oak:
==> flow/design.v (excerpt) <==
module ULA_LCD(clk, rst, rs, rw, en, dados, SOMA, SUBT, MULT, IGUAL, A, B, sinalA, sinalB);
Size in the first run: about 200 flip-flops, roughly 35 I/O pins, about 60,000 sq um of cells after synthesis.
Settings: LEC_CHECK=0, CAP_MARGIN=20, CELL_PAD_IN_SITES_DETAIL_PLACEMENT=0, CELL_PAD_IN_SITES_GLOBAL_PLACEMENT=0, CORE_ASPECT_RATIO=0.9, CORE_MARGIN=2, CORE_UTILIZATION=72, CTS_CLUSTER_DIAMETER=314, CTS_CLUSTER_SIZE=34, GPL_ROUTABILITY_DRIVEN=0, MAX_ROUTING_LAYER=met4, PLACE_DENSITY_LB_ADDON=0.0, SETUP_SLACK_MARGIN=5.0, SLEW_MARGIN=25, TNS_END_PERCENT=65; clock period 94.3 ns.
run.sh (not shown) runs the stock make flow with config.mk's settings and CLKGATE_MAP_FILE=.
oak never completed; the flow aborted with a tool error in global routing.
Input changes introduced in pine (baseline for comparison: oak):
# oak
export LEC_CHECK = 0
export CAP_MARGIN = 20
export CELL_PAD_IN_SITES_DETAIL_PLACEMENT = 0
export CELL_PAD_IN_SITES_GLOBAL_PLACEMENT = 0
export CORE_ASPECT_RATIO = 0.9
export CORE_MARGIN = 2
export CORE_UTILIZATION = 72
export CTS_CLUSTER_DIAMETER = 314
export CTS_CLUSTER_SIZE = 34
export GPL_ROUTABILITY_DRIVEN = 0
export MAX_ROUTING_LAYER = met4
export PLACE_DENSITY_LB_ADDON = 0.0
export SETUP_SLACK_MARGIN = 5.0
export SLEW_MARGIN = 25
export TNS_END_PERCENT = 65
create_clock -name core_clock -period 94.3 [get_ports {clk}]
# pine
export LEC_CHECK = 0
export CAP_MARGIN = 20
export CORE_MARGIN = 2
export CORE_UTILIZATION = 57
export SLEW_MARGIN = 20
create_clock -name core_clock -period 95.6 [get_ports {clk}]
[summary]
pine: no failed stages, no open violations at the end
Total of flip-flops plus latches after synthesis came out exactly the same in oak and pine.
[compare] base=oak new=pine: core area moved up, number of rows created at floorplan moved up.
Diff pine..oak | compound-gate portion of the synthesized area | unchanged
Diff pine..oak | area fraction in and, or, nand and nor cells after synthesis | unchanged
The lower die width of oak and pine is in oak.
Changes observed in pine relative to oak: chip height went up by 18%; die footprint grew by 26%; post-CTS repair timing setup buffer count went down by 336.
The final reports for pine and oak show TritonCTS buffer count higher in the former.
pine: initial cell density of the core is 15 points lower than what oak reported.
For birch, these inputs were changed with respect to pine:
# pine
export LEC_CHECK = 0
export CAP_MARGIN = 20
export CORE_MARGIN = 2
export CORE_UTILIZATION = 57
export SLEW_MARGIN = 20
create_clock -name core_clock -period 95.6 [get_ports {clk}]
# birch
export LEC_CHECK = 0
export ABC_AREA = 1
export CAP_MARGIN = 20
export CORE_MARGIN = 2
export CORE_UTILIZATION = 71
export SLEW_MARGIN = 20
create_clock -name core_clock -period 106.0 [get_ports {clk}]
Notes after the runs:
Both conditions hold for birch: the flow ran to the end and the final layout passed the timing, design-rule and antenna checks. Going from pine to birch, tally of non-filler cells in the final layout has increased; area of the synthesized netlist per yosys stat has increased; number of ordinary and repair buffers in the finished layout has decreased; total global-route track usage has increased; multi-input logic area has decreased. Re worst setup slack: pine and birch aren't equal, and the higher value belongs to birch. Sort pine and birch by routed wire length, ascending, and pine comes first. Pin count of the biggest net entering global routing is lower on birch. Higher post-layout period usage of the worst path among pine and birch: pine.
Setup changes, birch to maple
# birch
export LEC_CHECK = 0
export ABC_AREA = 1
export CAP_MARGIN = 20
export CORE_MARGIN = 2
export CORE_UTILIZATION = 71
export SLEW_MARGIN = 20
create_clock -name core_clock -period 106.0 [get_ports {clk}]
# maple
export LEC_CHECK = 0
export CAP_MARGIN = 20
export CORE_MARGIN = 2
export CORE_UTILIZATION = 40
export SLEW_MARGIN = 20
create_clock -name core_clock -period 120.0 [get_ports {clk}]
- maple: all stages complete, timing, DRC and antenna checks passed
- Between maple and birch, it is maple whose number of cell instances after yosys synthesis is lower, by 3,487.
- Synthesized cell count of maple falls short of that of birch by more than a quarter.
- maple ended up with dados[5] as its destination of the critical timing path; birch ended up with dados[0].
- Going from birch to maple, instance count after placement with tap cells included shrinks by 2,810.
For cedar, these inputs were changed with respect to maple:
# maple
export LEC_CHECK = 0
export CAP_MARGIN = 20
export CORE_MARGIN = 2
export CORE_UTILIZATION = 40
export SLEW_MARGIN = 20
create_clock -name core_clock -period 120.0 [get_ports {clk}]
# cedar
export LEC_CHECK = 0
export CAP_MARGIN = 20
export CELL_PAD_IN_SITES_DETAIL_PLACEMENT = 0
export CELL_PAD_IN_SITES_GLOBAL_PLACEMENT = 1
export CORE_MARGIN = 6
export CORE_UTILIZATION = 33
export CTS_CLUSTER_SIZE = 16
export HOLD_SLACK_MARGIN = 0.03
export MIN_ROUTING_LAYER = met1
export SETUP_SLACK_MARGIN = 5.0
export SLEW_MARGIN = 30
create_clock -name core_clock -period 120.0 [get_ports {clk}]
### Flow results
- Between maple and cedar, the required arrival time at the worst endpoint figures differ only marginally.
- In the final reports, the cell area of cedar is larger than that of maple.
- Against maple, maximum operating frequency in cedar rose by a few percent.
- Summary of cedar over maple: clock tree skew after final layout closely matched the old numbers.
- Non-clock buffer count, maple and cedar: lower on maple
- Fraction of standard cell area in multi-input logic: cedar vs maple down 0.77 points
- NOTE: final RePlAce weighted congestion in cedar falls short of that of maple
